v20:
## b58_cliky
module b58_cliky
	(
		CLOCK_50,						 
    KEY,
    SW,
    HEX0, HEX1, HEX2, HEX3, HEX4, HEX5, HEX6, HEX7,
		PLOT_X,
		PLOT_Y,
		PLOT_COLOUR,
		PLOT_EN
	);
	input			CLOCK_50;				 
	input   [9:0]   SW;
	input   [3:0]   KEY;
    output 	[6:0]   HEX0, HEX1, HEX2, HEX3, HEX4, HEX5, HEX6, HEX7;
	output	[7:0]	PLOT_X;
	output	[7:0]	PLOT_Y;
	output	[2:0]	PLOT_COLOUR;
	output			PLOT_EN;
   wire resetn;
   assign resetn = SW[0];
	wire [2:0] colour;
	wire [7:0] x;
        wire [7:0] y;
	wire writeEn;
	assign PLOT_X = x;
	assign PLOT_Y = y;
	assign PLOT_COLOUR = colour;
	assign PLOT_EN = writeEn;
   wire [2:0] next_square, curr_square;
   wire [6:0] next_colour;
   wire [2:0] curr_colour;
   wire [3:0] next_mode, curr_mode;
   wire [15:0] score, high_score;
   wire [3:0] lives;
   wire times_up, have_pressed, correct_answer;
   wire [9:0] squares_drawn;
   wire [19:0] current_state, next_state;
   wire [4:0] pressed_key;
   top_clicky top(
   		.clk(CLOCK_50),
   		.resetn(resetn),
   		.restart(SW[9]),
   		.key1(~KEY[3]), .key2(~KEY[2]), .key3(~KEY[1]), .key4(~KEY[0]),
   		.next_square(next_square), 
		.curr_square(curr_square),
   		.next_colour(next_colour), 
  ...
clock: 9.23 ns
lec_check: 0
cap_margin: 20
cell_pad_in_sites_global_placement: 0
core_margin: 2
core_utilization: 70
cts_cluster_diameter: 30
gpl_timing_driven: 1
place_density: 0.35
slew_margin: 20
run.sh (not shown) runs the stock make flow with config.mk's settings and CLKGATE_MAP_FILE=.
v20: it failed during global routing, and the tool reported GRT-0232.
diff inputs: v20 => v7
Settings: changing PLACE_DENSITY from 0.35 to 0.6; changing CORE_UTILIZATION from 70 to 40; removing CTS_CLUSTER_DIAMETER (formerly 30); removing CELL_PAD_IN_SITES_GLOBAL_PLACEMENT (formerly 0); removing GPL_TIMING_DRIVEN (formerly 1); changing the clock period (ns, I/O delays scaled along) from 9.23 to 15.2.
Findings:
For port buffer count, v7 and v20 come out practically identical.
Horizontal die dimension grows by more than a quarter when moving from v20 to v7.
v7 went all the way through the flow, and no timing, DRC or antenna check failed.
Looking at number of clock buffers inserted by TritonCTS across v20 and v7, the one that comes out higher is v20.
Re clock sink count: no difference whatsoever between v7 and v20.
Measured against v7, the cell area reported after detailed placement of v20 comes out at 1.13 times the reference value.
Relative to v7, the following input files were edited for v11:
Settings: changing CORE_UTILIZATION from 40 to 60; removing PLACE_DENSITY (formerly 0.6); changing the clock period (ns, I/O delays scaled along) from 15.2 to 8.46.
Findings:
As far as area taken by flip-flops and latches is concerned, v11 and v7 perform about the same.
Looking at top contributor to total power, the the clock network result is from v11; the sequential cells one comes from v7.
Comparing v11 against v7, there is no change at all in area fraction in full adders, half adders and majority gates.
Clock network power on v11 is behind v7.
In v11, worst setup margin is lower than in v7.
Across both runs, signed area change from the synthesized netlist to the final layout was higher for v11 than for v7.
In v11 relative to v7, pin count of the biggest net entering global routing had gone down by a few percent.
Between v11 and v7, it is v11 whose x dimension of the die is lower, by about 18%.
v11 completed end to end; final checks failed (setup timing).
### v11 -> v35
Settings: changing CORE_UTILIZATION from 60 to 58; setting GPL_TIMING_DRIVEN to 1 for the first time; setting CELL_PAD_IN_SITES_GLOBAL_PLACEMENT to 0 for the first time; changing the clock period (ns, I/O delays scaled along) from 8.46 to 8.98.
## What came out
v35 and v11: no clean run. In v35 the implementation ran to completion but is not tape-out ready, as the final checks report setup timing. Although it ran to completion, v11 produced a layout that fails the final checks because of setup timing. In the tables for v35 and v11, detail-routed net length per standard cell reads lower with v35. Going from v11 to v35, the data required time at the worst endpoint was found to have gone up by 0.50 ns. There was hardly any difference in combinational power share between v11 and v35. The time the final worst path needs with I/O delays and setup number comes out lower for v11 vs v35. Die extent in x, v35 and v11, higher one = v35. Compare v35 and v11 | share of the clock period used by the worst path after layout lower: v35.
### v35 -> v57
Settings: CORE_UTILIZATION: 58 -> 40; GPL_TIMING_DRIVEN: 1 -> unset; CELL_PAD_IN_SITES_GLOBAL_PLACEMENT: 0 -> unset; PLACE_DENSITY: unset -> 0.6; the clock period (ns, I/O delays scaled along): 8.98 -> 16.0.
==> results <==
The flow did not stop early for v57: all stages ran, and the layout cleared the timing, DRC and antenna checks. Clock network area share in v57 is 0.49 points above v35. For overall die area, dividing the value from v57 by the value from v35 gives 1.4. Against v35, setup slack in v57 came out better. On number of tap cells inserted, the higher figure sits with v57, not v35. Re final worst-path cycle share: v57 is 26 points down on v35. v57 vs v35: clock power down. Compared with v35, in v57 total of endpoints with negative setup slack in the final report saw a decrease, net switching share of the total power saw little to no change. Diff v35 -> v57: final total power down about 45%, post-route core utilization down 32 points.

b58_cliky again, from the RTL that the note above started with.
clock: 13.1 ns
lec_check: 0
abc_area: 1
cap_margin: 15
cell_pad_in_sites_global_placement: 3
core_margin: 2
core_utilization: 20
gpl_routability_driven: 0
gpl_timing_driven: 0
hold_slack_margin: 0.15
max_routing_layer: met4
place_density: 0.91
slew_margin: 0
tns_end_percent: 40
Change:
- ABC_AREA: 1 -> not set
- CAP_MARGIN: 15 -> 20
- CELL_PAD_IN_SITES_GLOBAL_PLACEMENT: 3 -> not set
- CORE_UTILIZATION: 20 -> 59
- GPL_ROUTABILITY_DRIVEN: 0 -> not set
- GPL_TIMING_DRIVEN: 0 -> not set
- HOLD_SLACK_MARGIN: 0.15 -> not set
- MAX_ROUTING_LAYER: met4 -> not set
- PLACE_DENSITY: 0.91 -> not set
- SLEW_MARGIN: 0 -> 20
- TNS_END_PERCENT: 40 -> not set
- clock period: 13.1 -> 8.44 ns (I/O delays scaled with it)
After rerunning: This time the run finished with negative setup slack left; cell count is lower by 23%; design area is higher by about 11%; first-iteration DRC count came out higher by about 70%; combinational power goes up by 31%; routed wire length goes down by 2.0%; via count climbs by about 12%; clock power rose by about 20%; sequential share of layout area fell by 1.9 points; setup slack gets worse by 3.3 ns; global-route usage is higher by 23 points.
Change:
- CORE_UTILIZATION: 59 -> 69
- PLACE_DENSITY: not set -> 0.66
- clock period: 8.44 -> 10.3 ns (I/O delays scaled with it)
Outcome: The new run ran to the end with violations: negative setup slack. Clock skew decreases by 0.0043 ns. Core utilization increases by 9.6 points. Worst setup slack improved by 1.6 ns. Sequential power decreases by about 18%. Power decreases by 18%. Area after synthesis is unchanged.
Change:
- CORE_UTILIZATION: 69 -> 52
- CTS_CLUSTER_SIZE: not set -> 92
- PLACE_DENSITY: 0.66 -> 0.6
- clock period: 10.3 -> 10.9 ns (I/O delays scaled with it)
Result:
- Now the flow ran to the end with no violations
- power decreases by 4.0%
- setup slack gets better by 0.66 ns
- sequential cell count does not change
- clock power is about the same
- sequential power decreases by 6.0%
- fmax increases by 0.60%
- worst hold slack gets worse by 0.011 ns
- critical path depth increases by 4
- global-route usage decreases by 12 points
- wire length decreases by 11%
Change:
- ABC_AREA: not set -> 1
- CORE_UTILIZATION: 52 -> 72
- CTS_CLUSTER_DIAMETER: not set -> 233
- CTS_CLUSTER_SIZE: 92 -> not set
- PLACE_DENSITY: 0.6 -> 0.64
- clock period: 10.9 -> 11.7 ns (I/O delays scaled with it)
Result:
- This time the run ran to the end with violations: negative setup slack
- worst setup slack gets worse by 0.97 ns
- worst hold slack gains 0.0064 ns
- die size goes down by 28%
- total power went down by 6.3%
- design area shrinks by 4.9%
- global-route usage is higher by 8.7 points

Setup of maple:
b58_cliky again, from the RTL that the note above started with.
clock: 8.01 ns
lec_check: 0
abc_area: 1
cap_margin: 20
core_margin: 2
core_utilization: 72
cts_cluster_diameter: 297
cts_cluster_size: 92
place_density: 0.42
setup_slack_margin: 1.92
slew_margin: 20
maple failed in 5_1_grt with GRT-0232.
Input-level comparison between birch and maple:
Settings: CORE_UTILIZATION: 72 -> 59; CTS_CLUSTER_SIZE: 92 -> unset; SETUP_SLACK_MARGIN: 1.92 -> 3.06; CTS_CLUSTER_DIAMETER: 297 -> unset; ABC_AREA: 1 -> unset; PLACE_DENSITY: 0.42 -> unset; the clock period (ns, I/O delays scaled along): 8.01 -> 11.3.
Notes after the runs:
birch completed end to end with timing, DRC and antenna clean.
Global placement routability congestion, maple and birch: smaller value in birch
Area after synthesis ended up about 1.7% higher on birch than on maple.
| area fraction in and, or, nand and nor cells | birch vs maple | 14 points lower |
When birch is measured against maple, its placed standard-cell area turns out about 7% lower.
Going from maple to birch, synthesized cell count shrank by more than 10%.
Number of post-CTS setup repair buffers went up by more than 10% going from maple to birch.

Setup of job 101:
Starting RTL as in the previous note.
## b58_cliky
module b58_cliky
	(
		CLOCK_50,						 
    KEY,
    SW,
    HEX0, HEX1, HEX2, HEX3, HEX4, HEX5, HEX6, HEX7,
		PLOT_X,
		PLOT_Y,
		PLOT_COLOUR,
		PLOT_EN
	);
Settings: LEC_CHECK=0, ABC_AREA=1, CAP_MARGIN=20, CORE_MARGIN=2, CORE_UTILIZATION=72, CTS_CLUSTER_SIZE=93, PLACE_DENSITY=0.6, SLEW_MARGIN=20, TNS_END_PERCENT=20; clock period 11.3 ns.
Status job 101: flow complete, layout not clean - negative setup slack
The following lists how job 102 was set up differently from job 101:
Settings: CTS_CLUSTER_DIAMETER: unset -> 54; ABC_AREA: 1 -> unset; SETUP_SLACK_MARGIN: unset -> 1.21; CORE_UTILIZATION: 72 -> 69; TNS_END_PERCENT: 20 -> unset; CTS_CLUSTER_SIZE: 93 -> unset; PLACE_DENSITY: 0.6 -> unset.
==> results <==
Layout checks on job 102: not met. Flow itself completed; violations: negative setup slack. Job 102 vs. job 101: worst relative slew slack now sits lower, post-layout worst setup margin dropped 0.68 ns. Job 102 has number of non-clock inverters in the layout below what job 101 had. Part of the total power dissipated in combinational logic sits lower in job 102 than in job 101. Job 102 vs job 101 — estimated wirelength of the detail-placed design rose about 3%.
Setup changes, job 102 to job 103
Settings: PLACE_DENSITY now 0.66, previously not set; CAP_MARGIN now 0, was 20; SETUP_SLACK_MARGIN no longer set, was 1.21; CORE_UTILIZATION now 72, was 69; CTS_CLUSTER_DIAMETER no longer set, was 54; the clock period (ns, I/O delays scaled along) now 10.3, was 11.3.
Notes after the runs:
- Relative to job 102, the placer's final routability congestion estimate of job 103 is higher by about 2.4%.
- Changes observed in job 103 relative to job 102: fraction of the core area occupied by cells at floorplan now larger, count of placed standard cells including taps now larger, number of buffers added by the clock tree synthesis step picked up an extra about 4.5%, die area moved down.
- Run status, job 103: aborted in 5_1_grt, error ODB-0269
Modified inputs, job 104 compared to job 103
Settings: putting TNS_END_PERCENT at 5 where nothing was set; swapping 0 for 20 in CAP_MARGIN.
### Flow results
- Compared with job 103, in job 104 pre-placement core utilization was more or less identical, number of enable flip-flop cells now sits at about the same level, synthesized cell count has remained practically unchanged, number of hold-repair buffers added at the cts stage closely matched the old numbers, placed wire-length estimate after detailed placement held steady.
- Comparing job 104 against job 103, there is no change at all in sequential area share after synthesis.
- The post-cts repair resize count of job 104 falls short of that of job 103 by about 50%.
- The lower post-CTS setup-driven buffer insertion count of job 104 and job 103 is in job 104.
- Number of register bits inferred by synthesis essentially unchanged between job 103 and job 104.
- Job 104 finished all stages; however, its layout fails the closing checks, the failures being negative setup slack.
- Re adder-cell area share of the yosys netlist: no difference whatsoever between job 103 and job 104.
The inputs of job 105 differ from those of job 104 as listed below.
Settings: swapping 72 for 68 in CORE_UTILIZATION; putting CELL_PAD_IN_SITES_GLOBAL_PLACEMENT at 0 where nothing was set; clearing TNS_END_PERCENT, which used to be 5; putting GPL_TIMING_DRIVEN at 1 where nothing was set; putting CTS_CLUSTER_DIAMETER at 30 where nothing was set; clearing PLACE_DENSITY, which used to be 0.66.
### Flow results
- Job 105 -> stages 100% | layout checks FAIL | negative setup slack
- Taking job 104 as the reference, in job 105 final wirelength went down about 7%, clock network fraction of total power went up.
- Compared to job 104, job 105 leaves more free space in the core.
- Final non-filler cell total (higher): job 105
- When job 105 is set beside job 104, its setup slack turns out to be 0.30 ns larger.
- Job 105 against job 104: buffering overhead went down; met2 demand-to-capacity share in global routing went down 0.87 points.
Power and IR drop assume default switching activity.
